`design/flow/config.mk`:
```
export PLATFORM = sky130hd
export DESIGN_NAME = fc_head
export DESIGN_NICKNAME = fc_head
export VERILOG_FILES = /design/flow/design.v
export SDC_FILE = /design/flow/constraint.sdc
export NUM_CORES = 4
export LEC_CHECK = 0
export CAP_MARGIN = 20
export CORE_MARGIN = 2
export CORE_UTILIZATION = 34
export SLEW_MARGIN = 20
```
`design/flow/constraint.sdc`:
```
create_clock -name core_clock -period 12.3 [get_ports {clk}]
set_input_delay 2.4600 -clock core_clock [delete_from_list [all_inputs] [get_ports {clk}]]
set_output_delay 2.4600 -clock core_clock [all_outputs]
set_load 0.01 [all_outputs]
```
`design/flow/design.v`:
```
`timescale 1ns / 1ps
module neuron #(
    parameter DATA_WIDTH = 16,
    parameter signed [DATA_WIDTH-1:0] BIAS = 0    
)(
    input clk,
    input rst,
    input [DATA_WIDTH-1:0] data_in,       
    input [DATA_WIDTH-1:0] weight_in,     
    input data_in_valid,
    input data_in_last,                   
    output reg [DATA_WIDTH-1:0] neuron_out,
    output reg neuron_out_valid
);
    localparam SW = 2*DATA_WIDTH;
    function [SW-1:0] sat_add;
        input [SW-1:0] a;
        input [SW-1:0] b;
        reg [SW-1:0] s;
        begin
            s = a + b;
            if (!a[SW-1] && !b[SW-1] && s[SW-1])
                sat_add = {1'b0, {(SW-1){1'b1}}};
            else if (a[SW-1] && b[SW-1] && !s[SW-1])
                sat_add = {1'b1, {(SW-1){1'b0}}};
            else
                sat_add = s;
        end
    endfunction
    reg [SW-1:0] mul;
    reg mul_valid, mul_last;
    reg [SW-1:0] sum;
    reg [SW-1:0] total;
    reg total_valid;
    wire [SW-1:0] sum_next = sat_add(sum, mul);
    wire [SW-1:0] bias_q = {{2{BIAS[DATA_WIDTH-1]}}, BIAS, {(DATA_WIDTH-2){1'b0}}};
    wire [SW-1:0] biased = sat_add(total, bias_q);
    always @(posedge clk) begin
        mul <= $signed(data_in) * $signed(weight_in);
        if (rst) begin
            mul_valid <= 0;
            mul_last <= 0;
            sum <= 0;
            total <= 0;
            total_valid <= 0;
            neuron_out <= 0;
            neuron_out_valid <= 0;
        end else begin
            mul_valid <= data_in_valid;
            mul_last <= data_in_valid && data_in_last;
            total_valid <= 0;
            if (mul_valid) begin
                if (mul_last) begin
                    sum <= 0;
                    total <= sum_next;
                    total_valid <= 1;
                end else begin
                    sum <= sum_next;
                end
            end
            neuron_out_valid <= total_valid;
            if (total_valid) begin
                if (biased[SW-1:SW-3] == 3'b000 || biased[SW-1:SW-3] == 3'b111)
                    neuron_out <= biased[SW-3:DATA_WIDTH-2];
                else if (biased[SW-1])
                    neuron_out <= {1'b1, {(DATA_WIDTH-1){1'b0}}};
                else
                    neuron_out <= {1'b0, {(DATA_WIDTH-1){1'b1}}};
            end
        end
    end
endmodule
`timescale 1ns / 1ps
module Softmax #(
    parameter dataWidth = 16,         
    parameter numInputs = 4          
)(
    input clk,
    input rst,
    input [dataWidth*numInputs-1:0] in,    
    input in_valid,                        
    output reg [dataWidth*numInputs-1:0] out,  
    output reg valid,                      
    output reg [7:0] led_control           
);
localparam STAGE_IDLE = 2'b00,
           STAGE_EXP = 2'b01,
           STAGE_SUM = 2'b10,
           STAGE_NORM = 2'b11;
reg [1:0] state;
reg [dataWidth-1:0] input_array [0:numInputs-1];
reg [dataWidth-1:0] exp_values [0:numInputs-1];  
reg [dataWidth+2-1:0] sum_exp;  
reg [dataWidth-1:0] softmax_output [0:numInputs-1];
reg [1:0] max_class;
reg [4:0] shift_amt;
function [dataWidth-1:0] exp_lut;
    input [3:0] idx;
    begin
        case (idx)
            4'd0:  exp_lut = 16'h0800;  
            4'd1:  exp_lut = 16'h09D0;  
            4'd2:  exp_lut = 16'h0C20;  
            4'd3:  exp_lut = 16'h0F80;  
            4'd4:  exp_lut = 16'h1480;  
            4'd5:  exp_lut = 16'h1C80;  
            4'd6:  exp_lut = 16'h2A00;  
            4'd7:  exp_lut = 16'h4000;  
            4'd8:  exp_lut = 16'h6800;  
            4'd9:  exp_lut = 16'hAC00;  
            4'd10: exp_lut = 16'h1280;  
            4'd11: exp_lut = 16'h1F80;  
            4'd12: exp_lut = 16'h2C00;  
            4'd13: exp_lut = 16'h4C00;  
            4'd14: exp_lut = 16'h8000;  
            default: exp_lut = 16'hD800;  
        endcase
    end
endfunction
function [dataWidth-1:0] exp_function;
    input [dataWidth-1:0] x;
    reg [3:0] lut_idx;
    begin
        lut_idx = x[15:12] + 4'd8;  
        exp_function = exp_lut(lut_idx);
    end
endfunction
function [4:0] get_shift_amount;
    input [dataWidth+2-1:0] sum;
    reg [4:0] shift;
    begin
        shift = 0;
        if (sum[17:14] == 4'b0000) shift = 4;  
        else if (sum[17:15] == 3'b001) shift = 3;  
        else if (sum[17:16] == 2'b01) shift = 2;  
        else if (sum[17] == 1'b1) shift = 1;  
        else shift = 0;  
        get_shift_amount = shift;
    end
endfunction
always @(posedge clk) begin
    if (rst) begin
        state <= STAGE_IDLE;
        out <= 0;
        valid <= 0;
        led_control <= 8'b0;
        sum_exp <= 0;
        for (integer i = 0; i < numInputs; i = i + 1) begin
            input_array[i] <= 0;
            exp_values[i] <= 0;
        end
    end else begin
        valid <= 0;
        case (state)
            STAGE_IDLE: begin
                if (in_valid) begin
                    input_array[0] <= in[15:0];
                    input_array[1] <= in[31:16];
                    input_array[2] <= in[47:32];
                    input_array[3] <= in[63:48];
                    state <= STAGE_EXP;
                end
            end
            STAGE_EXP: begin
                exp_values[0] <= exp_function(input_array[0]);
                exp_values[1] <= exp_function(input_array[1]);
                exp_values[2] <= exp_function(input_array[2]);
                exp_values[3] <= exp_function(input_array[3]);
                state <= STAGE_SUM;
            end
            STAGE_SUM: begin
                sum_exp <= exp_values[0] + exp_values[1] + exp_values[2] + exp_values[3];
                state <= STAGE_NORM;
            end
            STAGE_NORM: begin
                shift_amt = get_shift_amount(sum_exp);
                softmax_output[0] = exp_values[0] >> shift_amt;
                softmax_output[1] = exp_values[1] >> shift_amt;
                softmax_output[2] = exp_values[2] >> shift_amt;
                softmax_output[3] = exp_values[3] >> shift_amt;
                out <= {softmax_output[3], softmax_output[2], softmax_output[1], softmax_output[0]};
                max_class = 0;
                if (softmax_output[1] > softmax_output[max_class]) max_class = 1;
                if (softmax_output[2] > softmax_output[max_class]) max_class = 2;
                if (softmax_output[3] > softmax_output[max_class]) max_class = 3;
                case (max_class)
                    2'b00: led_control <= 8'b00000001;  
                    2'b01: led_control <= 8'b00000010;  
                    2'b10: led_control <= 8'b00000100;  
                    2'b11: led_control <= 8'b00001000;  
                    default: led_control <= 8'b00000000;
                endcase
                valid <= 1;
                state <= STAGE_IDLE;
            end
        endcase
    end
end
endmodule
`timescale 1ns / 1ps
module fc_head #(
    parameter DATA_WIDTH = 16,
    parameter NUM_INPUTS = 1024,
    parameter NUM_OUTPUTS = 4
)(
    input clk,
    input rst,
    input [DATA_WIDTH-1:0] myinput,
    input [DATA_WIDTH*NUM_OUTPUTS-1:0] myweights,
    input myinputValid,
    output [DATA_WIDTH*NUM_OUTPUTS-1:0] softmax_out,
    output softmax_valid,
    output [7:0] led_control,
    output [DATA_WIDTH*NUM_OUTPUTS-1:0] logits
);
    reg [$clog2(NUM_INPUTS)-1:0] input_count;
    reg [DATA_WIDTH-1:0] input_d;
    reg input_valid_d, input_last_d;
    reg [DATA_WIDTH*NUM_OUTPUTS-1:0] weights;
    always @(posedge clk) begin
        input_d <= myinput;
        weights <= myweights;
        if (rst) begin
            input_count <= 0;
            input_valid_d <= 0;
            input_last_d <= 0;
        end else begin
            input_valid_d <= myinputValid;
            input_last_d <= myinputValid && (input_count == NUM_INPUTS-1);
            if (myinputValid)
                input_count <= input_count + 1;
        end
    end
    wire [NUM_OUTPUTS-1:0] neuron_valid;
    localparam [DATA_WIDTH*NUM_OUTPUTS-1:0] BIASES = {16'h003C, 16'h0001, 16'hFFD1, 16'h0006};
    genvar i;
    generate
        for (i = 0; i < NUM_OUTPUTS; i = i + 1) begin : output_layer
            neuron #(
                .DATA_WIDTH(DATA_WIDTH),
                .BIAS(BIASES[(i+1)*DATA_WIDTH-1 -: DATA_WIDTH])
            ) neuron_output (
                .clk(clk),
                .rst(rst),
                .data_in(input_d),
                .weight_in(weights[(i+1)*DATA_WIDTH-1 -: DATA_WIDTH]),
                .data_in_valid(input_valid_d),
                .data_in_last(input_last_d),
                .neuron_out(logits[(i+1)*DATA_WIDTH-1 -: DATA_WIDTH]),
                .neuron_out_valid(neuron_valid[i])
            );
        end
    endgenerate
    Softmax #(
        .dataWidth(DATA_WIDTH),
        .numInputs(NUM_OUTPUTS)
    ) softmax_inst (
        .clk(clk),
        .rst(rst),
        .in(logits),
        .in_valid(neuron_valid[0]),
        .out(softmax_out),
        .valid(softmax_valid),
        .led_control(led_control)
    );
endmodule
```
`design/flow/run.sh`:
```
#!/bin/bash
# the make line also repeats each setting of config.mk as NAME=value (left out here)
make -C /OpenROAD-flow-scripts/flow DESIGN_CONFIG=/design/flow/config.mk WORK_HOME=/design/flow/orfs CLKGATE_MAP_FILE= finish
```
==> results.sh, run 1 <==
# implementation run metrics
export IMPL_syn2layout_area_growth_pct=10.30
export IMPL_edf_count=0
export IMPL_dp_cells=10640
export IMPL_r2r_end="softmax_inst.led_control[2]"
export IMPL_path_class="register to register"
export IMPL_drt_met1_wl_um=94840
export IMPL_xor_area_frac=0.03620
export IMPL_hold_path_class="register to register"
export IMPL_drtAntennaViolNets=0
export IMPL_die_h_um=459.9
export IMPL_fin_nets=9732
export IMPL_overflow=0
export IMPL_route_detailed_drc=0
export IMPL_coreArea_mm2=0.2069
export IMPL_ys_flops=625
export IMPL_min_to="output_layer[0].neuron_output.mul_last"
export IMPL_fillerInstances=20820
export IMPL_netlist_instances=8052
export IMPL_worstSetupStartpointType="register"
export IMPL_skew_ns=0.04242
export IMPL_path_clk_slew_ns=0.06
export IMPL_layout_setup_ws_ns=2.142
export IMPL_synthAdderAreaFrac=0.4024
export IMPL_synth_distinct_cells=89
export IMPL_register_area_mm2=0.01254
export IMPL_cts_tree="built"
export IMPL_yosys_stat_chipArea_mm2=0.07065
export IMPL_synthTopLogicFamily="adder cells"
export IMPL_period_needed_ns=10.16
export IMPL_comb_area_mm2=0.05194
export IMPL_synthArstFlopShare=0
export IMPL_synth_cell_area_mm2=0.07065
export IMPL_top_area_frac=0.3026
export IMPL_finalSetupTns_ns=0
export IMPL_top_cells_by_count="inv_1, fa_1, nand2_1, dfxtp_1, ha_1"
export IMPL_ys_cells=8052
export IMPL_first_global_vias=56200
export IMPL_cts_htree_levels=3
export IMPL_rsz0062_at_grt="no"
export IMPL_simple_gate_area_frac=0.1571
export IMPL_clockBufferDepth=3
export IMPL_hold_ws_ns=0.4406
export IMPL_stdcell_count=10790
export IMPL_drtIter0Drc=3392
export IMPL_outcome="no timing/DRC/antenna violations"
export IMPL_crit_required_ns=12.88
export IMPL_routabilityCongestion=0.9271
export IMPL_wl_met3_um=12880
export IMPL_grt_first_pass_wirelength_um=320400
export IMPL_setup_viol=0
export IMPL_grt_max_degree=92
export IMPL_fin_util=0.3767
export IMPL_first_pass_iters=6
export IMPL_port_buffers=215
export IMPL_fmax_mhz=98.45
export IMPL_top_cells_by_area="fa_1, dfxtp_1, ha_1"
export IMPL_final_hold_viol_count=0
export IMPL_root_buffer="clkbuf_16"
export IMPL_drv_cap=0
export IMPL_vias=54220
export IMPL_ff_type="dfxtp_1"
export IMPL_row_count=167
export IMPL_yosys_warnings=9
export IMPL_postCtsSetupBuffers=0
export IMPL_wl_met2_um=89070
export IMPL_die_w_um=459.9
export IMPL_r2r_start="softmax_inst.sum_exp[16]"
export IMPL_post_synth_cell_area_avg_um2=8.774
export IMPL_end_kind="register"
export IMPL_clk_latency_ns=0.72
export IMPL_ff2ff_setup_slack_ns=2.14
export IMPL_cpPeakStageDelay_ns=0.82
export IMPL_yosysMostFrequentCell="inv_1"
export IMPL_antenna_found_initial=14
export IMPL_io_pins=220
export IMPL_top_area_cell="fa_1"
export IMPL_ctsResizeCount=0
export IMPL_cp_startpoint="softmax_inst.sum_exp[16]"
export IMPL_synth_compound_area_share=0.1181
export IMPL_vias_per_cell=5.026
export IMPL_wl_um=200300
export IMPL_clock_sinks=625
export IMPL_top_layer_used="met5"
export IMPL_crit_arrival_ns=10.74
export IMPL_hold_start="input_last_d"
export IMPL_cp_top_family="AND-OR/OR-AND gates"
export IMPL_r2r_cells=34
export IMPL_relSlewSlack=0.3164
export IMPL_cts_buffers=78
export IMPL_worst_path_buf_inv=2
export IMPL_fp_util=0.3415
export IMPL_muxShareOfSynthArea=0.02072
export IMPL_warnings=55
export IMPL_grt_usage=0.1914
export IMPL_holdBufCountCts=0
export IMPL_whs_path_depth=1
export IMPL_maxSlewViolCount=0
export IMPL_wl_per_cell_um=18.57
export IMPL_endpoint="softmax_inst.led_control[2]"
export IMPL_path_depth=34
export IMPL_finalCritPeriodShare=0.8258
export IMPL_chip_area_mm2=0.2115
export IMPL_ys_seq_share=0.1771
export IMPL_cp_max_fo=30
export IMPL_crit_slowest_cell="dfxtp_1"
export IMPL_pre_cts_ws_ns=2.268
export IMPL_dp_hpwl_um=157300
export IMPL_tightestPinTransition_ns=1.023
==> area by class of cell <==
class | count | share of cell area
clock inverters | 37 | 0.007113
repair buffers | 263 | 0.03231
clock buffers | 103 | 0.02834
diodes | 3 | 0.00009634
flip-flops and latches | 625 | 0.1609
well taps | 2704 | 0.04342
multi-input cells | 5781 | 0.6666
inverters | 1271 | 0.06124
==> metrics by stage <==
step	instance area [um2]
finish	77930
global route	77920
CTS	77910
detailed placement	75150
global placement	75150
floorplan	70660
==> routing by layer <==
metal / track usage / vias up
met2: 0.3024 / 1430
li1: - / 25590
met1: 0.2738 / 26980
met5: 0 / -
met4: 0.03512 / 10
met3: 0.03510 / 218
==> run 2, diff against run 1 <==
- CAP_MARGIN: 20 -> 15
- CORE_UTILIZATION: 34 -> 72
- CTS_CLUSTER_DIAMETER: unset -> 359
- CTS_CLUSTER_SIZE: unset -> 35
- HOLD_SLACK_MARGIN: unset -> -0.1
- PLACE_DENSITY: unset -> 0.66
- SETUP_SLACK_MARGIN: unset -> 0.86
- clock period: 12.3 -> 6.85 ns (I/O delays scaled with it)
==> run 2 against run 1 <==
The run now fails in global routing. Synthesized cell count did not move. Area after synthesis did not move. Die area fell by 52%.
==> results.sh, run 2 <==
# flow metrics
export IMPL_top_area_frac=0.3026
export IMPL_cts_buffers=21
export IMPL_holdBufCountCts=0
export IMPL_synthAdderAreaFrac=0.4024
export IMPL_haltStage="global routing"
export IMPL_clock_sinks=625
export IMPL_synthTopLogicFamily="adder cells"
export IMPL_netlist_instances=8052
export IMPL_routabilityCongestion=0.9579
export IMPL_dp_hpwl_um=147800
export IMPL_coreArea_mm2=0.09699
export IMPL_synth_compound_area_share=0.1181
export IMPL_chip_area_mm2=0.1006
export IMPL_die_w_um=317.3
export IMPL_xor_area_frac=0.03620
export IMPL_synthArstFlopShare=0
export IMPL_outcome="did not finish"
export IMPL_edf_count=0
export IMPL_top_cells_by_area="fa_1, dfxtp_1, ha_1"
export IMPL_ys_cells=8052
export IMPL_cts_htree_levels=1
export IMPL_io_pins=220
export IMPL_ys_flops=625
export IMPL_port_buffers=215
export IMPL_simple_gate_area_frac=0.1571
export IMPL_fp_util=0.7284
export IMPL_yosysMostFrequentCell="inv_1"
export IMPL_ys_seq_share=0.1771
export IMPL_ff_type="dfxtp_1"
export IMPL_die_h_um=317.3
export IMPL_muxShareOfSynthArea=0.02072
export IMPL_synth_distinct_cells=89
export IMPL_yosys_warnings=9
export IMPL_top_cells_by_count="inv_1, fa_1, nand2_1, dfxtp_1, ha_1"
export IMPL_synth_cell_area_mm2=0.07065
export IMPL_yosys_stat_chipArea_mm2=0.07065
export IMPL_root_buffer="clkbuf_16"
export IMPL_place_area_mm2=0.07503
export IMPL_clockBufferDepth=3
export IMPL_post_synth_cell_area_avg_um2=8.774
export IMPL_row_count=114
export IMPL_top_area_cell="fa_1"
## run 2: metrics by stage
step / setup WS (ns) / hold slack (ns) / instances / TNS [ns] / utilization
after floorplan: 0.07356 / 0.4057 / 8055 / 0 / -
after global placement: -0.05397 / 0.4370 / 9393 / -0.1254 / 0.7736
after detailed placement: -0.1005 / 0.4278 / 9393 / -0.3254 / 0.7736
after CTS: 0.09676 / 0.4618 / 9590 / 0 / 0.8143
## run 2: timing repair
action                     CTS
cloned                      22
pin swaps                  153
buffers inserted           151
gates resized              369
setup endpoints to repair   63
==> run 3, diff against run 2 <==
- CTS_CLUSTER_DIAMETER: 359 -> 27
- HOLD_SLACK_MARGIN: -0.1 -> unset
- PLACE_DENSITY: 0.66 -> unset
- clock period: 6.85 -> 6.87 ns (I/O delays scaled with it)
==> run 3 against run 2 <==
The flow again stops in global routing. Area after synthesis did not move. Die area did not move. Synthesized cell count is the same.
==> results.sh, run 3 <==
# flow metrics
export IMPL_simple_gate_area_frac=0.1571
export IMPL_clock_sinks=625
export IMPL_synth_compound_area_share=0.1181
export IMPL_synthAdderAreaFrac=0.4024
export IMPL_haltStage="global routing"
export IMPL_outcome="did not finish"
export IMPL_routabilityCongestion=0.9627
export IMPL_coreArea_mm2=0.09699
export IMPL_dp_cells=9402
export IMPL_top_area_cell="fa_1"
export IMPL_synthArstFlopShare=0
export IMPL_die_h_um=317.3
export IMPL_ys_cells=8052
export IMPL_yosys_stat_chipArea_mm2=0.07065
export IMPL_ff_type="dfxtp_1"
export IMPL_xor_area_frac=0.03620
export IMPL_cts_buffers=152
export IMPL_muxShareOfSynthArea=0.02072
export IMPL_chip_area_mm2=0.1006
export IMPL_synth_cell_area_mm2=0.07065
export IMPL_pre_cts_ws_ns=-0.1990
export IMPL_clockBufferDepth=3
export IMPL_row_count=114
export IMPL_top_cells_by_area="fa_1, dfxtp_1, ha_1"
export IMPL_synthTopLogicFamily="adder cells"
export IMPL_die_w_um=317.3
export IMPL_port_buffers=215
export IMPL_cts_htree_levels=4
export IMPL_yosysMostFrequentCell="inv_1"
export IMPL_fp_util=0.7284
export IMPL_io_pins=220
export IMPL_top_area_frac=0.3026
export IMPL_ys_flops=625
export IMPL_top_cells_by_count="inv_1, fa_1, nand2_1, dfxtp_1, ha_1"
export IMPL_edf_count=0
export IMPL_post_synth_cell_area_avg_um2=8.774
export IMPL_netlist_instances=8052
export IMPL_synth_distinct_cells=89
export IMPL_dp_hpwl_um=150500
export IMPL_ys_seq_share=0.1771
export IMPL_root_buffer="clkbuf_16"
export IMPL_yosys_warnings=9
-- run 3: timing repair --
item	in CTS
endpoints found under the hold margin	0
endpoints found under the setup margin	67
hold buffers	0
gates cloned	8
buffers inserted	122
gates resized	322
pin swaps	129
-- run 3: metrics by stage --
stage | area (um2) | hold slack, ns | utilization
floorplan | 70930 | 0.4057 | -
global placement | 75040 | 0.4357 | 0.7736
detailed placement | 75040 | 0.4507 | 0.7737
CTS | 83280 | 0.4604 | 0.8586
==> run 4, diff against run 3 <==
- HOLD_SLACK_MARGIN: unset -> -0.1
- clock period: 6.87 -> 6.97 ns (I/O delays scaled with it)
==> run 4 against run 3 <==
The run again fails in global routing. Area after synthesis did not move. Synthesized cell count did not move. Die area did not move.
==> results.sh, run 4 <==
# flow metrics
export IMPL_top_cells_by_area="fa_1, dfxtp_1, ha_1"
export IMPL_edf_count=0
export IMPL_synthAdderAreaFrac=0.4024
export IMPL_simple_gate_area_frac=0.1571
export IMPL_root_buffer="clkbuf_16"
export IMPL_xor_area_frac=0.03620
export IMPL_ys_cells=8052
export IMPL_haltStage="global routing"
export IMPL_clockBufferDepth=3
export IMPL_yosysMostFrequentCell="inv_1"
export IMPL_netlist_instances=8052
export IMPL_row_count=114
export IMPL_synth_distinct_cells=89
export IMPL_cts_htree_levels=4
export IMPL_ff_type="dfxtp_1"
export IMPL_port_buffers=215
export IMPL_die_w_um=317.3
export IMPL_synthArstFlopShare=0
export IMPL_coreArea_mm2=0.09699
export IMPL_routabilityCongestion=0.9731
export IMPL_top_cells_by_count="inv_1, fa_1, nand2_1, dfxtp_1, ha_1"
export IMPL_yosys_stat_chipArea_mm2=0.07065
export IMPL_synth_compound_area_share=0.1181
export IMPL_chip_area_mm2=0.1006
export IMPL_dp_hpwl_um=150800
export IMPL_synth_cell_area_mm2=0.07065
export IMPL_yosys_warnings=9
export IMPL_top_area_frac=0.3026
export IMPL_cts_buffers=150
export IMPL_outcome="did not finish"
export IMPL_clock_sinks=625
export IMPL_ys_flops=625
export IMPL_io_pins=220
export IMPL_holdBufCountCts=0
export IMPL_fp_util=0.7284
export IMPL_top_area_cell="fa_1"
export IMPL_post_synth_cell_area_avg_um2=8.774
export IMPL_synthTopLogicFamily="adder cells"
export IMPL_ys_seq_share=0.1771
export IMPL_die_h_um=317.3
export IMPL_muxShareOfSynthArea=0.02072
## run 4: per-stage QoR
stage	util	cells	worst slack (ns)	cell area, um2
2_1_floorplan	-	8055	0.1936	70880
3_3_place_gp	0.7726	9387	0.1248	74940
3_5_place_dp	0.7727	9387	0.1004	74950
4_1_cts	0.8496	9760	0.2480	82410
## run 4: what timing repair did
| item | in CTS |
|---|---|
| pin swaps | 48 |
| cloned | 4 |
| resized | 266 |
| setup endpoints to repair | 53 |
| buffers inserted | 91 |
==> run 5, diff against run 4 <==
- CAP_MARGIN: 15 -> 5
- CELL_PAD_IN_SITES_DETAIL_PLACEMENT: unset -> 1
- CORE_ASPECT_RATIO: unset -> 1.65
- CORE_UTILIZATION: 72 -> 27
- CTS_CLUSTER_DIAMETER: 27 -> 68
- CTS_CLUSTER_SIZE: 35 -> unset
- GPL_TIMING_DRIVEN: unset -> 1
- HOLD_SLACK_MARGIN: -0.1 -> unset
- MAX_ROUTING_LAYER: unset -> met4
- SETUP_SLACK_MARGIN: 0.86 -> 1.18
- SLEW_MARGIN: 20 -> 40
- clock period: 6.97 -> 4.72 ns (I/O delays scaled with it)
==> run 5 against run 4 <==
The layout now fails its checks (negative setup slack). Die area grew to 2.6 times the previous value. Synthesized cell count unchanged. Area after synthesis unchanged.
==> results.sh, run 5 <==
# implementation run metrics
export IMPL_tightestPinTransition_ns=0.8257
export IMPL_muxShareOfSynthArea=0.02072
export IMPL_wl_um=268300
export IMPL_path_depth=35
export IMPL_cpPeakStageDelay_ns=0.63
export IMPL_top_cells_by_count="inv_1, fa_1, nand2_1, dfxtp_1, ha_1"
export IMPL_fillerInstances=29970
export IMPL_finalInstanceArea_mm2=0.09311
export IMPL_top_cells_by_area="fa_1, dfxtp_1, ha_1"
export IMPL_cp_startpoint="softmax_inst.sum_exp[15]"
export IMPL_wl_per_cell_um=21.25
export IMPL_worstSetupStartpointType="register"
export IMPL_grt_usage=0.1937
export IMPL_row_count=241
export IMPL_relSlewSlack=0.4495
export IMPL_drtAntennaViolNets=0
export IMPL_edf_count=0
export IMPL_fin_nets=10860
export IMPL_ys_flops=625
export IMPL_route_detailed_drc=0
export IMPL_yosysMostFrequentCell="inv_1"
export IMPL_ys_seq_share=0.1771
export IMPL_hold_ws_ns=0.4394
export IMPL_maxSlewViolCount=0
export IMPL_grt_max_degree=83
export IMPL_io_pins=220
export IMPL_first_pass_iters=5
export IMPL_layout_setup_ws_ns=-2.085
export IMPL_drv_cap=0
export IMPL_whs_path_depth=1
export IMPL_overflow=0
export IMPL_die_w_um=402.2
export IMPL_hold_start="input_last_d"
export IMPL_synthTopLogicFamily="adder cells"
export IMPL_routabilityCongestion=0.9000
export IMPL_simple_gate_area_frac=0.1571
export IMPL_top_area_frac=0.3026
export IMPL_finalSetupTns_ns=-116.43
export IMPL_violations="negative setup slack"
export IMPL_fmax_mhz=146.9
export IMPL_synthArstFlopShare=0
export IMPL_holdBufCountCts=0
export IMPL_antenna_found_initial=13
export IMPL_cp_top_family="AND-OR/OR-AND gates"
export IMPL_drtIter0Drc=2892
export IMPL_finalCritPeriodShare=1.442
export IMPL_endpoint="softmax_inst.led_control[2]"
export IMPL_chip_area_mm2=0.2659
export IMPL_coreArea_mm2=0.2608
export IMPL_port_buffers=215
export IMPL_die_h_um=661.1
export IMPL_top_area_cell="fa_1"
export IMPL_xor_area_frac=0.03620
export IMPL_r2r_cells=35
export IMPL_vias_per_cell=4.923
export IMPL_grt_first_pass_wirelength_um=394100
export IMPL_hold_path_class="register to register"
export IMPL_synth_compound_area_share=0.1181
export IMPL_cts_tree="built"
export IMPL_yosys_warnings=9
export IMPL_final_hold_viol_count=0
export IMPL_warnings=58
export IMPL_ys_cells=8052
export IMPL_first_global_vias=70930
export IMPL_netlist_instances=8052
export IMPL_synth_distinct_cells=89
export IMPL_ff_type="dfxtp_1"
export IMPL_period_needed_ns=6.805
export IMPL_ff2ff_setup_slack_ns=-2.09
export IMPL_path_clk_slew_ns=0.06
export IMPL_end_kind="register"
export IMPL_crit_required_ns=5.29
export IMPL_crit_slowest_cell="mux4_2"
export IMPL_fin_util=0.3570
export IMPL_synth_cell_area_mm2=0.07065
export IMPL_yosys_stat_chipArea_mm2=0.07065
export IMPL_place_area_mm2=0.08487
export IMPL_cts_htree_levels=3
export IMPL_vias=62170
export IMPL_root_buffer="clkbuf_16"
export IMPL_clock_sinks=625
export IMPL_post_synth_cell_area_avg_um2=8.774
export IMPL_worst_path_buf_inv=3
export IMPL_setup_viol=93
export IMPL_min_to="output_layer[0].neuron_output.mul_last"
export IMPL_cts_buffers=79
export IMPL_rsz0062_at_grt="yes"
export IMPL_pre_cts_ws_ns=-2.496
export IMPL_clk_latency_ns=0.72
export IMPL_cp_max_fo=10
export IMPL_synthAdderAreaFrac=0.4024
export IMPL_fp_util=0.2709
export IMPL_crit_arrival_ns=7.38
export IMPL_skew_ns=0.04448
export IMPL_r2r_start="softmax_inst.sum_exp[15]"
export IMPL_syn2layout_area_growth_pct=31.79
export IMPL_dp_hpwl_um=199400
export IMPL_r2r_end="softmax_inst.led_control[2]"
export IMPL_clockBufferDepth=3
export IMPL_path_class="register to register"
export IMPL_outcome="complete, but fails checks"
run 5: area by class of cell:
type | instances | area, um2 | share of cell area
inverters | 1271 | 4775 | 0.05128
flip-flops and latches | 625 | 12620 | 0.1355
diodes | 10 | 25.02 | 0.0002688
repair buffers | 1392 | 13100 | 0.1407
clock buffers | 98 | 2170 | 0.02330
clock inverters | 50 | 685.7 | 0.007364
well taps | 3402 | 4257 | 0.04572
multi-input cells | 5781 | 55480 | 0.5958
run 5: layer usage:
metal  track usage  vias to the layer above  routed length (um)
li1              -                    27860                   -
met2        0.3702                     1791              144500
met1        0.1867                    31530               93820
met5             -                        -                   0
met4        0.1104                        0               19360
met3       0.02252                      993               10610
run 5: repair_timing:
action | CTS | global route
endpoints found under the setup margin | 308 | 311
cloned | 4 | 2
pin swaps | 340 | 302
setup buffers | 166 | 87
resized | 534 | 290
run 5: metrics by stage:
step	cells
2_1_floorplan	8055
3_3_place_gp	12210
3_5_place_dp	12210
4_1_cts	12530
5_1_grt	12630
6_report	12630
==> run 6, diff against run 5 <==
- CTS_CLUSTER_DIAMETER: 68 -> 305
- SETUP_SLACK_MARGIN: 1.18 -> -0.11
==> run 6 against run 5 <==
Still fails the layout checks on negative setup slack. Clock skew increased by 0.014 ns. Global-route usage down 0.22 points. Via count rose by 0.18%. Routed wire length about the same. Critical path type unchanged.
==> results.sh, run 6 <==
# implementation run metrics
export IMPL_outcome="complete, but fails checks"
export IMPL_violations="negative setup slack"
export IMPL_cts_tree="built"
export IMPL_io_pins=220
export IMPL_xor_area_frac=0.03620
export IMPL_comb_area_mm2=0.05544
export IMPL_top_cells_by_count="inv_1, fa_1, nand2_1, dfxtp_1, ha_1"
export IMPL_maxSlewViolCount=0
export IMPL_crit_arrival_ns=7.38
export IMPL_fin_nets=10830
export IMPL_layout_setup_ws_ns=-2.075
export IMPL_row_count=241
export IMPL_warnings=61
export IMPL_overflow=0
export IMPL_r2r_end="softmax_inst.led_control[1]"
export IMPL_min_to="output_layer[0].neuron_output.mul_last"
export IMPL_synthArstFlopShare=0
export IMPL_finalCritPeriodShare=1.440
export IMPL_netlist_instances=8052
export IMPL_grt_max_degree=135
export IMPL_drtAntennaViolNets=0
export IMPL_holdBufCountCts=0
export IMPL_route_detailed_drc=0
export IMPL_wl_um=268500
export IMPL_ff2ff_setup_slack_ns=-2.07
export IMPL_cp_startpoint="softmax_inst.sum_exp[15]"
export IMPL_ff_type="dfxtp_1"
export IMPL_path_depth=33
export IMPL_end_kind="register"
export IMPL_setup_viol=92
export IMPL_path_clk_slew_ns=0.06
export IMPL_cpPeakStageDelay_ns=0.59
export IMPL_root_buffer="clkbuf_16"
export IMPL_path_class="register to register"
export IMPL_crit_required_ns=5.31
export IMPL_first_pass_iters=5
export IMPL_synthAdderAreaFrac=0.4024
export IMPL_synth_compound_area_share=0.1181
export IMPL_stdcell_count=12590
export IMPL_clk_latency_ns=0.74
export IMPL_drv_cap=0
export IMPL_relSlewSlack=0.4432
export IMPL_wl_per_cell_um=21.32
export IMPL_vias_per_cell=4.946
export IMPL_routabilityCongestion=0.9035
export IMPL_port_buffers=215
export IMPL_yosys_stat_chipArea_mm2=0.07065
export IMPL_dp_hpwl_um=197400
export IMPL_post_synth_cell_area_avg_um2=8.774
export IMPL_r2r_start="softmax_inst.sum_exp[15]"
export IMPL_register_area_mm2=0.01263
export IMPL_tightestPinTransition_ns=0.8341
export IMPL_yosys_warnings=9
export IMPL_fmax_mhz=147.2
export IMPL_chip_area_mm2=0.2659
export IMPL_skew_ns=0.05882
export IMPL_ys_seq_share=0.1771
export IMPL_clockBufferDepth=3
export IMPL_yosysMostFrequentCell="inv_1"
export IMPL_grt_usage=0.1915
export IMPL_final_hold_viol_count=0
export IMPL_synth_cell_area_mm2=0.07065
export IMPL_crit_slowest_cell="or4_4"
export IMPL_hold_start="input_last_d"
export IMPL_simple_gate_area_frac=0.1571
export IMPL_synth_distinct_cells=89
export IMPL_fp_util=0.2709
export IMPL_hold_path_class="register to register"
export IMPL_muxShareOfSynthArea=0.02072
export IMPL_whs_path_depth=1
export IMPL_die_w_um=402.2
export IMPL_cts_buffers=75
export IMPL_edf_count=0
export IMPL_antenna_found_initial=14
export IMPL_synthTopLogicFamily="adder cells"
export IMPL_grt_first_pass_wirelength_um=389500
export IMPL_period_needed_ns=6.795
export IMPL_ys_flops=625
export IMPL_syn2layout_area_growth_pct=31.09
export IMPL_die_h_um=661.1
export IMPL_coreArea_mm2=0.2608
export IMPL_ys_cells=8052
export IMPL_vias=62280
export IMPL_top_area_frac=0.3026
export IMPL_r2r_cells=33
export IMPL_cp_max_fo=9
export IMPL_clock_sinks=625
export IMPL_top_area_cell="fa_1"
export IMPL_fillerInstances=29920
export IMPL_cts_htree_levels=3
export IMPL_worstSetupStartpointType="register"
export IMPL_rsz0062_at_grt="yes"
export IMPL_worst_path_buf_inv=4
export IMPL_first_global_vias=70170
export IMPL_drtIter0Drc=2745
export IMPL_dp_cells=12210
export IMPL_top_cells_by_area="fa_1, dfxtp_1, ha_1"
export IMPL_endpoint="softmax_inst.led_control[1]"
export IMPL_finalSetupTns_ns=-106.59
export IMPL_cp_top_family="AND-OR/OR-AND gates"
[run 6: per-layer routing]
layer	GRT usage	routed length (um)	vias to the layer above
li1	-	-	27810
met1	0.1901	94120	31390
met2	0.3539	140300	1965
met3	0.02254	11920	1118
met4	0.1207	22160	0
met5	-	0	-
[run 6: per-stage QoR]
stage,util,instance area (um2),worst slack [ns],hold slack (ns)
2_1_floorplan,-,72670,-2.056,0.4057
3_3_place_gp,0.3241,84530,-2.403,0.4364
3_5_place_dp,0.3243,84580,-2.441,0.4128
4_1_cts,0.3468,90450,-2.114,0.4601
5_1_grt,0.3551,92610,-2.365,0.4724
6_report,0.3551,92620,-2.075,0.4525
[run 6: layout make-up]
cell class | instances | area share
Antenna cell | 11 | 0.0002972
Clock buffer | 101 | 0.02306
Clock inverter | 37 | 0.005728
Inverter | 1271 | 0.05160
Multi-Input combinational cell | 5782 | 0.5986
Sequential cell | 625 | 0.1364
Tap cell | 3402 | 0.04596
Timing Repair Buffer | 1364 | 0.1384
[run 6: timing repair]
item	CTS	global route
setup buffers	140	118
resized	447	391
endpoints found under the setup margin	94	98
pin swaps	254	391
cloned	15	1
==> run 7, diff against run 6 <==
- CELL_PAD_IN_SITES_DETAIL_PLACEMENT: 1 -> unset
- CORE_ASPECT_RATIO: 1.65 -> unset
- CORE_UTILIZATION: 27 -> 71
- CTS_CLUSTER_DIAMETER: 305 -> 28
- CTS_CLUSTER_SIZE: unset -> 32
- GPL_TIMING_DRIVEN: 1 -> unset
- MAX_ROUTING_LAYER: met4 -> unset
- SETUP_SLACK_MARGIN: -0.11 -> 1.77
- SLEW_MARGIN: 40 -> 20
- clock period: 4.72 -> 6.56 ns (I/O delays scaled with it)
==> run 7 against run 6 <==
The run now fails in global routing. Synthesized cell count unchanged. Area after synthesis is the same. Die area shrank 62%.
==> results.sh, run 7 <==
# flow metrics
export IMPL_outcome="did not finish"
export IMPL_haltStage="global routing"
export IMPL_first_error="[ERROR GRT-0232] Routing congestion too high. Check the congestion heatmap in the GUI."
export IMPL_ys_seq_share=0.1771
export IMPL_die_w_um=319.5
export IMPL_routabilityCongestion=0.9682
export IMPL_io_pins=220
export IMPL_top_cells_by_area="fa_1, dfxtp_1, ha_1"
export IMPL_ys_cells=8052
export IMPL_coreArea_mm2=0.09856
export IMPL_top_area_frac=0.3026
export IMPL_synthAdderAreaFrac=0.4024
export IMPL_top_cells_by_count="inv_1, fa_1, nand2_1, dfxtp_1, ha_1"
export IMPL_cts_htree_levels=4
export IMPL_yosys_warnings=9
export IMPL_dp_hpwl_um=151200
export IMPL_simple_gate_area_frac=0.1571
export IMPL_ff_type="dfxtp_1"
export IMPL_top_area_cell="fa_1"
export IMPL_root_buffer="clkbuf_16"
export IMPL_grt_usage=0.8476
export IMPL_ys_flops=625
export IMPL_synth_compound_area_share=0.1181
export IMPL_yosys_stat_chipArea_mm2=0.07065
export IMPL_edf_count=0
export IMPL_yosysMostFrequentCell="inv_1"
export IMPL_synth_cell_area_mm2=0.07065
export IMPL_synthArstFlopShare=0
export IMPL_synthTopLogicFamily="adder cells"
export IMPL_chip_area_mm2=0.1020
export IMPL_clockBufferDepth=3
export IMPL_row_count=115
export IMPL_synth_distinct_cells=89
export IMPL_port_buffers=215
export IMPL_post_synth_cell_area_avg_um2=8.774
export IMPL_die_h_um=319.5
export IMPL_muxShareOfSynthArea=0.02072
export IMPL_clock_sinks=625
export IMPL_xor_area_frac=0.03620
export IMPL_netlist_instances=8052
export IMPL_fp_util=0.7168
export IMPL_cts_buffers=148
export IMPL_overflow=1607
export IMPL_place_area_mm2=0.07633
[run 7: metal layers]
layer,overflow,GRT usage
met1,163,0.8549
met2,771,0.9673
met3,171,0.7490
met4,486,0.7862
met5,16,0.6090
[run 7: metrics by stage]
stage / hold slack [ns] / instances / setup WS, ns / setup TNS [ns] / util
2_1_floorplan: 0.4057 / 8055 / -0.2164 / -0.6152 / -
3_3_place_gp: 0.4298 / 9463 / -0.2816 / -1.026 / 0.7743
3_5_place_dp: 0.4429 / 9463 / -0.3255 / -1.259 / 0.7744
4_1_cts: 0.4566 / 9976 / -0.08774 / -0.2468 / 0.8727
[run 7: timing repair]
action                                  in CTS
resized                                    493
pin swaps                                  284
setup buffers                              221
gates cloned                                18
hold buffers                                 0
endpoints found under the setup margin     115
==> run 8, diff against run 7 <==
- CAP_MARGIN: 5 -> 20
- CELL_PAD_IN_SITES_GLOBAL_PLACEMENT: unset -> 2
- CORE_UTILIZATION: 71 -> 20
- CTS_CLUSTER_DIAMETER: 28 -> unset
- CTS_CLUSTER_SIZE: 32 -> 26
- GPL_ROUTABILITY_DRIVEN: unset -> 1
- MIN_ROUTING_LAYER: unset -> met2
- PLACE_DENSITY: unset -> 0.41
- SETUP_SLACK_MARGIN: 1.77 -> 0.97
- clock period: 6.56 -> 4.22 ns (I/O delays scaled with it)
==> run 8 against run 7 <==
Now fails the layout checks on negative setup slack. Area after synthesis did not move. Synthesized cell count is the same. Die area grew to 3.5 times the previous value.
==> results.sh, run 8 <==
# implementation run metrics
export IMPL_outcome="complete, but fails checks"
export IMPL_violations="negative setup slack"
export IMPL_path_clk_slew_ns=0.09
export IMPL_cp_max_fo=8
export IMPL_cp_top_family="AND-OR/OR-AND gates"
export IMPL_edf_count=0
export IMPL_worst_path_buf_inv=4
export IMPL_synth_cell_area_mm2=0.07065
export IMPL_worstSetupStartpointType="register"
export IMPL_overflow=0
export IMPL_wl_um=289600
export IMPL_synth_distinct_cells=89
export IMPL_fmax_mhz=140.3
export IMPL_grt_first_pass_wirelength_um=424100
export IMPL_final_hold_viol_count=0
export IMPL_post_synth_cell_area_avg_um2=8.774
export IMPL_rsz0062_at_grt="yes"
export IMPL_ff_type="dfxtp_1"
export IMPL_tightestPinTransition_ns=1.043
export IMPL_hold_start="myinput[3]"
export IMPL_r2r_end="softmax_inst.led_control[1]"
export IMPL_cts_buffers=97
export IMPL_fp_util=0.2006
export IMPL_grt_usage=0.2403
export IMPL_first_global_vias=98530
export IMPL_wl_per_cell_um=20.41
export IMPL_ys_flops=625
export IMPL_drv_cap=0
export IMPL_path_depth=37
export IMPL_ys_cells=8052
export IMPL_route_detailed_drc=0
export IMPL_ff2ff_setup_slack_ns=-2.91
export IMPL_synthTopLogicFamily="adder cells"
export IMPL_yosys_warnings=9
export IMPL_die_w_um=598.4
export IMPL_maxSlewViolCount=0
export IMPL_cp_common_cell="a21o_1"
export IMPL_finalCritPeriodShare=1.690
export IMPL_clock_sinks=625
export IMPL_vias=81020
export IMPL_crit_slowest_cell="dfxtp_4"
export IMPL_min_to="input_d[3]"
export IMPL_ys_seq_share=0.1771
export IMPL_period_needed_ns=7.130
export IMPL_top_area_frac=0.3026
export IMPL_synth_compound_area_share=0.1181
export IMPL_clockBufferDepth=4
export IMPL_cts_htree_levels=3
export IMPL_chip_area_mm2=0.3580
export IMPL_port_buffers=215
export IMPL_end_kind="register"
export IMPL_syn2layout_area_growth_pct=39.14
export IMPL_holdBufCountCts=0
export IMPL_antenna_found_initial=3
export IMPL_crit_required_ns=4.96
export IMPL_yosysMostFrequentCell="inv_1"
export IMPL_row_count=218
export IMPL_grt_max_degree=89
export IMPL_drtAntennaViolNets=0
export IMPL_stdcell_count=14180
export IMPL_die_h_um=598.4
export IMPL_routabilityCongestion=0.8888
export IMPL_io_pins=220
export IMPL_warnings=58
export IMPL_fin_util=0.2792
export IMPL_top_cells_by_count="inv_1, fa_1, nand2_1, dfxtp_1, ha_1"
export IMPL_drtIter0Drc=6067
export IMPL_coreArea_mm2=0.3521
export IMPL_endpoint="softmax_inst.led_control[1]"
export IMPL_root_buffer="clkbuf_16"
export IMPL_r2r_cells=37
export IMPL_netlist_instances=8052
export IMPL_relSlewSlack=0.3046
export IMPL_top_area_cell="fa_1"
export IMPL_crit_arrival_ns=7.87
export IMPL_yosys_stat_chipArea_mm2=0.07065
export IMPL_hold_path_class="input pin to register"
export IMPL_layout_setup_ws_ns=-2.910
export IMPL_muxShareOfSynthArea=0.02072
export IMPL_top_cells_by_area="fa_1, dfxtp_1, ha_1"
export IMPL_skew_ns=0.04788
export IMPL_synthAdderAreaFrac=0.4024
export IMPL_fin_nets=11060
export IMPL_clk_latency_ns=0.85
export IMPL_simple_gate_area_frac=0.1571
export IMPL_dp_hpwl_um=228000
export IMPL_setup_viol=104
export IMPL_cpPeakStageDelay_ns=0.38
export IMPL_synthArstFlopShare=0
export IMPL_cts_tree="built"
export IMPL_vias_per_cell=5.712
export IMPL_first_pass_iters=9
export IMPL_cp_startpoint="softmax_inst.sum_exp[16]"
export IMPL_dp_cells=13750
export IMPL_whs_path_depth=1
export IMPL_r2r_start="softmax_inst.sum_exp[16]"
export IMPL_path_class="register to register"
export IMPL_hold_ws_ns=0.4331
export IMPL_xor_area_frac=0.03620
export IMPL_fillerInstances=37680
run 8: layout make-up:
class | instances | area [um2] | share of cell area
multi-input combinational | 5781 | 56590 | 0.5756
timing repair buffer | 1571 | 14940 | 0.1519
sequential | 625 | 12650 | 0.1286
tap | 4730 | 5918 | 0.06020
inverter | 1271 | 4776 | 0.04858
clock buffer | 123 | 2708 | 0.02754
clock inverter | 47 | 641.9 | 0.006529
antenna | 36 | 90.09 | 0.0009164
run 8: per-layer routing:
layer	vias up	global-route usage	wire length (um)
li1	28130	-	-
met1	30330	-	0
met2	21820	0.2696	148600
met3	698	0.3604	131300
met4	47	0.02055	7690
met5	-	0.03436	1977
run 8: per-stage QoR:
stage / TNS [ns] / setup WS, ns / cell area [um2]
6_report: -154.74 / -2.910 / 98300
5_1_grt: -178.91 / -3.294 / 98210
4_1_cts: -151.93 / -2.794 / 94900
3_5_place_dp: -164.82 / -3.232 / 88530
3_3_place_gp: -168.70 / -3.260 / 88520
2_1_floorplan: -88.56 / -2.556 / 73250
run 8: repair_timing:
action / CTS / global route
setup buffers: 120 / 95
resized: 434 / 557
pin swaps: 246 / 268
setup endpoints to repair: 315 / 345
gates cloned: 3 / 7
==> run 9, diff against run 8 <==
- ABC_AREA: unset -> 0
- CELL_PAD_IN_SITES_DETAIL_PLACEMENT: unset -> 0
- CELL_PAD_IN_SITES_GLOBAL_PLACEMENT: 2 -> 0
- CORE_UTILIZATION: 20 -> 71
- CTS_CLUSTER_DIAMETER: unset -> 222
- CTS_CLUSTER_SIZE: 26 -> 33
- GPL_ROUTABILITY_DRIVEN: 1 -> unset
- GPL_TIMING_DRIVEN: unset -> 1
- HOLD_SLACK_MARGIN: unset -> 0.26
- MIN_ROUTING_LAYER: met2 -> unset
- PLACE_DENSITY: 0.41 -> unset
- SETUP_SLACK_MARGIN: 0.97 -> 0.74
- clock period: 4.22 -> 6.49 ns (I/O delays scaled with it)
==> run 9 against run 8 <==
The flow now stops in global routing. Die area fell by 71%. Area after synthesis did not move. Synthesized cell count is the same.
==> results.sh, run 9 <==
# flow metrics
export IMPL_post_synth_cell_area_avg_um2=8.774
export IMPL_top_area_frac=0.3026
export IMPL_io_pins=220
export IMPL_synthTopLogicFamily="adder cells"
export IMPL_dp_hpwl_um=149600
export IMPL_port_buffers=215
export IMPL_yosysMostFrequentCell="inv_1"
export IMPL_outcome="did not finish"
export IMPL_coreArea_mm2=0.09856
export IMPL_chip_area_mm2=0.1020
export IMPL_xor_area_frac=0.03620
export IMPL_yosys_stat_chipArea_mm2=0.07065
export IMPL_root_buffer="clkbuf_16"
export IMPL_muxShareOfSynthArea=0.02072
export IMPL_die_h_um=319.5
export IMPL_synth_cell_area_mm2=0.07065
export IMPL_cts_buffers=23
export IMPL_die_w_um=319.5
export IMPL_clock_sinks=625
export IMPL_top_area_cell="fa_1"
export IMPL_yosys_warnings=9
export IMPL_synthArstFlopShare=0
export IMPL_ys_seq_share=0.1771
export IMPL_holdBufCountCts=0
export IMPL_ys_cells=8052
export IMPL_row_count=115
export IMPL_synthAdderAreaFrac=0.4024
export IMPL_clockBufferDepth=3
export IMPL_ff_type="dfxtp_1"
export IMPL_synth_compound_area_share=0.1181
export IMPL_haltStage="global routing"
export IMPL_simple_gate_area_frac=0.1571
export IMPL_top_cells_by_count="inv_1, fa_1, nand2_1, dfxtp_1, ha_1"
export IMPL_fp_util=0.7168
export IMPL_edf_count=0
export IMPL_netlist_instances=8052
export IMPL_routabilityCongestion=0.9780
export IMPL_top_cells_by_area="fa_1, dfxtp_1, ha_1"
export IMPL_ys_flops=625
export IMPL_synth_distinct_cells=89
export IMPL_cts_htree_levels=1
==> run 9: what timing repair did <==
action                                  CTS
resized                                 447
cloned                                   14
endpoints found under the hold margin     0
setup buffers                           160
pin swaps                               203
endpoints found under the setup margin   69
==> run 9: stage by stage <==
step           hold slack [ns]  instances  worst slack [ns]  area, um2
4_1_cts                 0.4637       9681           -0.1484      80030
2_1_floorplan           0.4057       8055           -0.2864      71270
3_5_place_dp            0.4387       9480           -0.3306      75770
3_3_place_gp            0.4371       9480           -0.3108      75770
==> run 10, diff against run 9 <==
- ABC_AREA: 0 -> 1
- CELL_PAD_IN_SITES_DETAIL_PLACEMENT: 0 -> unset
- CELL_PAD_IN_SITES_GLOBAL_PLACEMENT: 0 -> unset
- CORE_UTILIZATION: 71 -> 72
- CTS_CLUSTER_DIAMETER: 222 -> unset
- CTS_CLUSTER_SIZE: 33 -> 15
- GPL_TIMING_DRIVEN: 1 -> unset
- HOLD_SLACK_MARGIN: 0.26 -> unset
- PLACE_DENSITY_LB_ADDON: unset -> 0.01
- SETUP_SLACK_MARGIN: 0.74 -> 0.13
- clock period: 6.49 -> 2.17 ns (I/O delays scaled with it)
==> run 10 against run 9 <==
The flow stops in clock tree synthesis. Die area rose by 1.0%. Synthesized cell count is 18% higher. Area after synthesis increased by 2.5%.
==> results.sh, run 10 <==
# flow metrics
export IMPL_outcome="did not finish"
export IMPL_haltStage="clock tree synthesis"
export IMPL_first_error="[ERROR DPL-0033] detailed placement checks failed during check placement."
export IMPL_top_area_cell="fa_1"
export IMPL_synthArstFlopShare=0
export IMPL_netlist_instances=9497
export IMPL_post_synth_cell_area_avg_um2=7.623
export IMPL_ys_cells=9497
export IMPL_chip_area_mm2=0.1031
export IMPL_io_pins=220
export IMPL_coreArea_mm2=0.09986
export IMPL_top_cells_by_area="fa_1, dfxtp_1, nand2_1"
export IMPL_die_h_um=321.1
export IMPL_yosys_warnings=9
export IMPL_edf_count=0
export IMPL_ff_type="dfxtp_1"
export IMPL_synth_distinct_cells=57
export IMPL_top_cells_by_count="nand2_1, inv_1, fa_1, dfxtp_1, a21oi_1"
export IMPL_port_buffers=215
export IMPL_synth_compound_area_share=0.1076
export IMPL_yosysMostFrequentCell="nand2_1"
export IMPL_synth_cell_area_mm2=0.07239
export IMPL_dp_cells=12080
export IMPL_simple_gate_area_frac=0.1688
export IMPL_top_area_frac=0.2953
export IMPL_ys_seq_share=0.1728
export IMPL_row_count=116
export IMPL_muxShareOfSynthArea=0.0001383
export IMPL_dp_hpwl_um=209500
export IMPL_fp_util=0.7250
export IMPL_synthAdderAreaFrac=0.3923
export IMPL_synthTopLogicFamily="adder cells"
export IMPL_xor_area_frac=0.02517
export IMPL_yosys_stat_chipArea_mm2=0.07239
export IMPL_die_w_um=321.1
export IMPL_routabilityCongestion=1.055
export IMPL_ys_flops=625
[run 10: stage by stage]
step                setup slack [ns]  utilization  cell area [um2]
floorplan                     -3.080            -            76390
global placement              -3.517       0.8968            89550
detailed placement            -3.869       0.8968            89550
==> run 11, diff against run 10 <==
- ABC_AREA: 1 -> unset
- CORE_UTILIZATION: 72 -> 66
- CTS_CLUSTER_SIZE: 15 -> unset
- PLACE_DENSITY_LB_ADDON: 0.01 -> unset
- SETUP_SLACK_MARGIN: 0.13 -> unset
- clock period: 2.17 -> 6.56 ns (I/O delays scaled with it)
==> run 11 against run 10 <==
Now fails the layout checks on negative setup slack. Die area up 6.4%. Synthesized cell count decreased by 15%. Area after synthesis fell by 2.4%.
==> results.sh, run 11 <==
# implementation run metrics
export IMPL_outcome="complete, but fails checks"
export IMPL_violations="negative setup slack"
export IMPL_root_buffer="clkbuf_16"
export IMPL_grt_first_pass_wirelength_um=297400
export IMPL_end_kind="register"
export IMPL_cts_htree_levels=3
export IMPL_drtAntennaViolNets=0
export IMPL_dp_hpwl_um=148200
export IMPL_crit_required_ns=7.07
export IMPL_antenna_found_initial=4
export IMPL_fin_nets=10070
export IMPL_simple_gate_area_frac=0.1571
export IMPL_drtIter0Drc=4393
export IMPL_cp_startpoint="softmax_inst.sum_exp[17]"
export IMPL_final_hold_viol_count=0
export IMPL_drv_cap=0
export IMPL_stdcell_count=9820
export IMPL_path_clk_slew_ns=0.06
export IMPL_ff_type="dfxtp_1"
export IMPL_dp_cells=9642
export IMPL_fp_util=0.6628
export IMPL_crit_slowest_cell="dfxtp_4"
export IMPL_vias_per_cell=5.731
export IMPL_clk_latency_ns=0.68
export IMPL_synthArstFlopShare=0
export IMPL_die_h_um=331.2
export IMPL_clockBufferDepth=3
export IMPL_synthTopLogicFamily="adder cells"
export IMPL_vias=56270
export IMPL_cts_buffers=73
export IMPL_finalInstanceArea_mm2=0.07974
export IMPL_xor_area_frac=0.03620
export IMPL_hold_start="input_last_d"
export IMPL_pre_cts_ws_ns=-0.3686
export IMPL_first_global_vias=56750
export IMPL_top_cells_by_area="fa_1, dfxtp_1, ha_1"
export IMPL_yosysMostFrequentCell="inv_1"
export IMPL_top_area_frac=0.3026
export IMPL_cts_tree="built"
export IMPL_port_buffers=215
export IMPL_crit_arrival_ns=7.17
export IMPL_synth_cell_area_mm2=0.07065
export IMPL_edf_count=0
export IMPL_rsz0062_at_grt="yes"
export IMPL_skew_ns=0.03241
export IMPL_synthAdderAreaFrac=0.4024
export IMPL_clock_sinks=625
export IMPL_whs_path_depth=1
export IMPL_route_detailed_drc=0
export IMPL_worst_path_buf_inv=2
export IMPL_layout_setup_ws_ns=-0.09154
export IMPL_coreArea_mm2=0.1066
export IMPL_yosys_stat_chipArea_mm2=0.07065
export IMPL_first_pass_iters=6
export IMPL_r2r_cells=36
export IMPL_path_depth=36
export IMPL_finalCritPeriodShare=1.014
export IMPL_ff2ff_setup_slack_ns=-0.09
export IMPL_top_cells_by_count="inv_1, fa_1, nand2_1, dfxtp_1, ha_1"
export IMPL_hold_ws_ns=0.4509
export IMPL_cp_max_fo=6
export IMPL_grt_usage=0.3429
export IMPL_ys_cells=8052
export IMPL_chip_area_mm2=0.1097
export IMPL_path_class="register to register"
export IMPL_cp_top_family="AND-OR/OR-AND gates"
export IMPL_finalSetupTns_ns=-0.3191
export IMPL_fin_util=0.7480
export IMPL_wl_um=186300
export IMPL_io_pins=220
export IMPL_post_synth_cell_area_avg_um2=8.774
export IMPL_tightestPinTransition_ns=1.139
export IMPL_die_w_um=331.2
export IMPL_ys_seq_share=0.1771
export IMPL_hold_path_class="register to register"
export IMPL_setup_viol=4
export IMPL_worstSetupStartpointType="register"
export IMPL_cpPeakStageDelay_ns=0.37
export IMPL_grt_max_degree=182
export IMPL_top_area_cell="fa_1"
export IMPL_cp_common_cell="a21o_1"
export IMPL_ys_flops=625
export IMPL_n_antenna_cell=0
export IMPL_synth_compound_area_share=0.1181
export IMPL_warnings=64
export IMPL_muxShareOfSynthArea=0.02072
export IMPL_routabilityCongestion=0.9488
export IMPL_row_count=120
export IMPL_min_to="output_layer[0].neuron_output.mul_last"
export IMPL_synth_distinct_cells=89
export IMPL_r2r_end="softmax_inst.led_control[2]"
export IMPL_relSlewSlack=0.2381
export IMPL_netlist_instances=8052
export IMPL_maxSlewViolCount=0
export IMPL_overflow=0
export IMPL_fmax_mhz=150.3
export IMPL_yosys_warnings=9
export IMPL_syn2layout_area_growth_pct=12.86
export IMPL_place_area_mm2=0.07610
export IMPL_r2r_start="softmax_inst.sum_exp[17]"
export IMPL_wl_per_cell_um=18.97
export IMPL_period_needed_ns=6.652
export IMPL_endpoint="softmax_inst.led_control[2]"
run 11: layout make-up:
type                            count  area, um2
Clock buffer                       98       2113
Tap cell                         1403       1755
Inverter                         1271       4772
Sequential cell                   625      12600
Fill cell                        7935      26860
Clock inverter                     33      491.7
Timing Repair Buffer              608       5489
Multi-Input combinational cell   5782      52510
run 11: per-layer routing:
layer	track usage	routed length [um]
met5	0	13
met2	0.5508	86290
met3	0.06020	14520
met1	0.4757	79580
met4	0.1070	5916
run 11: timing repair:
item | 4_1_cts | 5_1_grt
hold buffers | 0 | 0
gates resized | 38 | 112
gates cloned | 1 | 2
pin swaps | 14 | 32
setup buffers | 14 | 31
endpoints found under the setup margin | 10 | 31
==> run 12, diff against run 11 <==
- CAP_MARGIN: 20 -> 10
- CORE_UTILIZATION: 66 -> 72
- CTS_CLUSTER_DIAMETER: unset -> 27
- CTS_CLUSTER_SIZE: unset -> 35
- SETUP_SLACK_MARGIN: unset -> 0.86
- clock period: 6.56 -> 6.8 ns (I/O delays scaled with it)
==> run 12 against run 11 <==
The run now fails in global routing. Die area decreased by 8.2%. Area after synthesis unchanged. Synthesized cell count unchanged.
==> results.sh, run 12 <==
# flow metrics
export IMPL_ys_seq_share=0.1771
export IMPL_dp_hpwl_um=150000
export IMPL_top_cells_by_count="inv_1, fa_1, nand2_1, dfxtp_1, ha_1"
export IMPL_cts_buffers=157
export IMPL_row_count=114
export IMPL_simple_gate_area_frac=0.1571
export IMPL_dp_cells=9427
export IMPL_synth_distinct_cells=89
export IMPL_xor_area_frac=0.03620
export IMPL_top_cells_by_area="fa_1, dfxtp_1, ha_1"
export IMPL_root_buffer="clkbuf_16"
export IMPL_die_w_um=317.3
export IMPL_pre_cts_ws_ns=-0.1114
export IMPL_grt_usage=0.6870
export IMPL_top_area_frac=0.3026
export IMPL_chip_area_mm2=0.1006
export IMPL_synthTopLogicFamily="adder cells"
export IMPL_synthAdderAreaFrac=0.4024
export IMPL_io_pins=220
export IMPL_routabilityCongestion=0.9905
export IMPL_first_error="[ERROR GRT-0232] Routing congestion too high. Check the congestion heatmap in the GUI."
export IMPL_synth_compound_area_share=0.1181
export IMPL_post_synth_cell_area_avg_um2=8.774
export IMPL_port_buffers=215
export IMPL_cts_htree_levels=4
export IMPL_haltStage="global routing"
export IMPL_ff_type="dfxtp_1"
export IMPL_edf_count=0
export IMPL_yosys_warnings=9
export IMPL_place_area_mm2=0.07526
export IMPL_coreArea_mm2=0.09699
export IMPL_clockBufferDepth=3
export IMPL_clock_sinks=625
export IMPL_outcome="did not finish"
export IMPL_fp_util=0.7284
export IMPL_yosysMostFrequentCell="inv_1"
export IMPL_ys_flops=625
export IMPL_synth_cell_area_mm2=0.07065
export IMPL_yosys_stat_chipArea_mm2=0.07065
export IMPL_holdBufCountCts=0
export IMPL_netlist_instances=8052
export IMPL_ys_cells=8052
export IMPL_top_area_cell="fa_1"
export IMPL_muxShareOfSynthArea=0.02072
export IMPL_overflow=37
export IMPL_die_h_um=317.3
export IMPL_synthArstFlopShare=0
-- run 12: repair_timing --
action | CTS
pin swaps | 160
endpoints found under the hold margin | 0
setup endpoints to repair | 62
setup buffers | 147
gates cloned | 13
resized | 368
-- run 12: layer usage --
metal / GRT usage / GRT overflow
met2: 0.8566 / 12
met5: 0.4247 / 0
met1: 0.6894 / 0
met3: 0.5385 / 2
met4: 0.6172 / 23
-- run 12: per-stage QoR --
stage	setup TNS, ns	util
3_3_place_gp	-0.1367	0.7758
2_1_floorplan	0	-
4_1_cts	0	0.8653
3_5_place_dp	-0.3804	0.7759
==> run 13, diff against run 12 <==
- CORE_UTILIZATION: 72 -> 70
- CTS_CLUSTER_DIAMETER: 27 -> 28
- CTS_CLUSTER_SIZE: 35 -> 32
- MAX_ROUTING_LAYER: unset -> met4
- SETUP_SLACK_MARGIN: 0.86 -> 1.77
- clock period: 6.8 -> 6.56 ns (I/O delays scaled with it)
==> run 13 against run 12 <==
The run again fails in global routing. Area after synthesis did not move. Synthesized cell count did not move. Die area rose by 2.8%.
==> results.sh, run 13 <==
# flow metrics
export IMPL_io_pins=220
export IMPL_synth_compound_area_share=0.1181
export IMPL_port_buffers=215
export IMPL_top_area_frac=0.3026
export IMPL_outcome="did not finish"
export IMPL_routabilityCongestion=1.009
export IMPL_yosys_stat_chipArea_mm2=0.07065
export IMPL_post_synth_cell_area_avg_um2=8.774
export IMPL_ff_type="dfxtp_1"
export IMPL_clock_sinks=625
export IMPL_netlist_instances=8052
export IMPL_die_h_um=321.7
export IMPL_place_area_mm2=0.07640
export IMPL_cts_htree_levels=4
export IMPL_muxShareOfSynthArea=0.02072
export IMPL_ys_seq_share=0.1771
export IMPL_synth_cell_area_mm2=0.07065
export IMPL_ys_cells=8052
export IMPL_cts_buffers=152
export IMPL_dp_cells=9470
export IMPL_row_count=116
export IMPL_synthTopLogicFamily="adder cells"
export IMPL_top_cells_by_count="inv_1, fa_1, nand2_1, dfxtp_1, ha_1"
export IMPL_fp_util=0.7065
export IMPL_edf_count=0
export IMPL_ys_flops=625
export IMPL_root_buffer="clkbuf_16"
export IMPL_coreArea_mm2=0.1000
export IMPL_clockBufferDepth=3
export IMPL_grt_usage=0.7714
export IMPL_yosys_warnings=9
export IMPL_synthArstFlopShare=0
export IMPL_top_area_cell="fa_1"
export IMPL_overflow=391
export IMPL_xor_area_frac=0.03620
export IMPL_dp_hpwl_um=152300
export IMPL_first_error="[ERROR GRT-0232] Routing congestion too high. Check the congestion heatmap in the GUI."
export IMPL_haltStage="global routing"
export IMPL_chip_area_mm2=0.1035
export IMPL_simple_gate_area_frac=0.1571
export IMPL_die_w_um=321.7
export IMPL_synth_distinct_cells=89
export IMPL_top_cells_by_area="fa_1, dfxtp_1, ha_1"
export IMPL_yosysMostFrequentCell="inv_1"
export IMPL_synthAdderAreaFrac=0.4024
## run 13: per-layer routing
| metal | track usage | overflow |
|---|---|---|
| met1 | 0.7794 | 36 |
| met4 | 0.6683 | 127 |
| met5 | - | - |
| met2 | 0.9048 | 177 |
| met3 | 0.6468 | 51 |
## run 13: timing repair
action                                  in CTS
hold buffers                                 0
endpoints found under the setup margin     107
gates resized                              425
setup buffers                              232
gates cloned                                14
pin swaps                                  312
## run 13: per-stage QoR
| stage | worst slack, ns |
|---|---|
| global placement | -0.2435 |
| detailed placement | -0.3056 |
| CTS | -0.05066 |
| floorplan | -0.2164 |
